alpha:
// cpu
module cpu(clk,reset,s,load,in,out,N,V,Z,w);
  input clk, reset, s, load;
  input [15:0] in;
  output [15:0] out;
  output N, V, Z, w;
  wire [15:0] instruction_out;
  wire loada,loadb,loads,loadc,write,asel,bsel;
  wire [2:0] status;
  wire [1:0] op, ALUop, shift, vsel;
  wire [2:0] opcode, readnum, writenum, nsel;  
  wire [15:0] sximm5, sximm8; 
  wire [15:0] mdata = 16'b0;
  wire [7:0] PC = 8'b0;
  vDFFE #(16) instruct_reg(clk, load , in, instruction_out);  
  instruct_decoder decoder(   .instruction_out(instruction_out),
			        .nsel(nsel),
				.opcode(opcode),
				.op(op),
				.ALUop(ALUop),
				.sximm5(sximm5),
				.sximm8(sximm8),
				.shift(shift),
				.readnum(readnum),
				.writenum(writenum)
  );
  FSM state_machine(    .clk(clk),
			.reset(reset),
			.s(s),
			.w(w),
			.opcode(opcode),
			.op(op),
			.nsel(nsel),
			.loada(loada),
			.loadb(loadb),
			.loadc(loadc),
			.loads(loads),
			.vsel(vsel),
			.write(write),
			.asel(asel),
			.bsel(bsel)
  );
  datapath DP(          .clk(clk),
  ...
For scale: roughly 880 cells after synthesis, ~210 flip-flops, ~10000 um^2 of cells after synthesis.
==> flow/config.mk <==
export PLATFORM = sky130hd
export DESIGN_NAME = cpu
export DESIGN_NICKNAME = cpu
export VERILOG_FILES = /design/flow/design.v
export SDC_FILE = /design/flow/constraint.sdc
export NUM_CORES = 4
export LEC_CHECK = 0
export ABC_AREA = 0
export CAP_MARGIN = 30
export CELL_PAD_IN_SITES_DETAIL_PLACEMENT = 0
export CELL_PAD_IN_SITES_GLOBAL_PLACEMENT = 3
export CORE_ASPECT_RATIO = 0.85
export CORE_MARGIN = 8
export CORE_UTILIZATION = 64
export CTS_CLUSTER_DIAMETER = 363
export CTS_CLUSTER_SIZE = 100
export GPL_TIMING_DRIVEN = 0
export MIN_ROUTING_LAYER = met1
export PLACE_DENSITY_LB_ADDON = 0.29
export SLEW_MARGIN = 20
==> flow/constraint.sdc <==
create_clock -name core_clock -period 9.7 [get_ports {clk}]
set_input_delay 1.9400 -clock core_clock [delete_from_list [all_inputs] [get_ports {clk}]]
set_output_delay 1.9400 -clock core_clock [all_outputs]
set_load 0.01 [all_outputs]
run.sh (not shown) runs the stock make flow with config.mk's settings and CLKGATE_MAP_FILE=.
Tool error FLW-0024 stopped alpha during global placement without I/O (3_1_place_gp_skip_io); no final results.
What beta does differently from alpha at the input level:
- a change of CORE_MARGIN from 8 to 2
- a deleted CTS_CLUSTER_SIZE that had been 100
- a deleted CELL_PAD_IN_SITES_DETAIL_PLACEMENT that had been 0
- a change of CAP_MARGIN from 30 to 20
- a change of CORE_UTILIZATION from 64 to 40
- a deleted PLACE_DENSITY_LB_ADDON that had been 0.29
- a deleted MIN_ROUTING_LAYER that had been met1
- a deleted CTS_CLUSTER_DIAMETER that had been 363
- a deleted CELL_PAD_IN_SITES_GLOBAL_PLACEMENT that had been 3
- a deleted GPL_TIMING_DRIVEN that had been 0
- a deleted CORE_ASPECT_RATIO that had been 0.85
- a deleted ABC_AREA that had been 0
- a change of the clock period (ns, I/O delays scaled along) from 9.7 to 3.83
beta: complete, dirty (setup timing). Comparing beta against alpha, there is no change at all in post-synthesis async set-or-reset flop share. Area share of fa/ha/maj cells after synthesis essentially unchanged between alpha and beta. Diff beta..alpha | flip-flop and latch count after synthesis | unchanged.
## Diff of input files: gamma against beta
- setting CTS_CLUSTER_DIAMETER to 249 for the first time
- setting MIN_ROUTING_LAYER to met2 for the first time
- changing the clock period (ns, I/O delays scaled along) from 3.83 to 7.0
Notes after the runs:
gamma finished every stage and its layout cleared the timing, DRC and antenna checks. beta -> stages 100% | layout checks FAIL | setup timing. Register-to-register setup slack was higher in gamma than in beta. From beta to gamma the numbers moved as follows: total design power now smaller; clock buffer count now smaller; iteration tally of the first detailed-router pass now larger; worst setup slack now larger; netlist area before placement comparable.
Setup changes, gamma to delta
- TNS_END_PERCENT: unset -> 5
- MIN_ROUTING_LAYER: met2 -> unset
- ABC_AREA: unset -> 1
- CTS_CLUSTER_DIAMETER: 249 -> unset
- CORE_UTILIZATION: 40 -> 68
- the clock period (ns, I/O delays scaled along): 7.0 -> 3.04
--- outcome ---
- gamma completed; timing, DRC and antenna clean
- What the final checks of delta revealed, after a flow that finished every stage, was a layout that fails on setup timing.
- Against gamma as the reference, delta delivers a lower average via count per standard cell.
- The estimated power of delta ends up higher than the estimate for gamma.
- Number of cell instances on the worst register-to-register path: delta vs gamma up 10
- For gamma, the uppermost metal layer occupied by signal nets was met5, unlike delta, where it was met4.

* * *

cpu again, from the RTL that the note above started with.
clock: 7.0 ns
lec_check: 0
cap_margin: 20
cell_pad_in_sites_detail_placement: 1
core_aspect_ratio: 0.6
core_margin: 2
core_utilization: 64
cts_cluster_diameter: 249
gpl_routability_driven: 0
hold_slack_margin: 0.24
min_routing_layer: met2
slew_margin: 35
tns_end_percent: 70
The first run failed in global routing.
Then changed:
ABC_AREA = 1   (was not set)
CELL_PAD_IN_SITES_DETAIL_PLACEMENT = not set   (was 1)
CORE_ASPECT_RATIO = not set   (was 0.6)
CORE_UTILIZATION = 70   (was 64)
CTS_CLUSTER_DIAMETER = not set   (was 249)
CTS_CLUSTER_SIZE = 31   (was not set)
GPL_ROUTABILITY_DRIVEN = not set   (was 0)
HOLD_SLACK_MARGIN = not set   (was 0.24)
MIN_ROUTING_LAYER = not set   (was met2)
SETUP_SLACK_MARGIN = -0.3   (was not set)
SLEW_MARGIN = 20   (was 35)
TNS_END_PERCENT = not set   (was 70)
clock period = 3.01 ns   (was 7.0 ns; I/O delays follow)
This time the run finished but fails on negative setup slack.
Synthesized area rises by 0.68%.
Die size went down by about 8%.
Synthesized cell count rises by 12%.
Then changed:
ABC_AREA = not set   (was 1)
CORE_UTILIZATION = 40   (was 70)
CTS_CLUSTER_SIZE = not set   (was 31)
SETUP_SLACK_MARGIN = not set   (was -0.3)
clock period = 5.41 ns   (was 3.01 ns; I/O delays follow)
With this change the flow completed with no timing, DRC or antenna violations.
Worst setup slack gains 1.5 ns.
Routed wire length came out lower by about 22%.
Register-to-register slack is better by 1.5 ns.
No activity file was given, so power comes from the tool's default toggle rates.
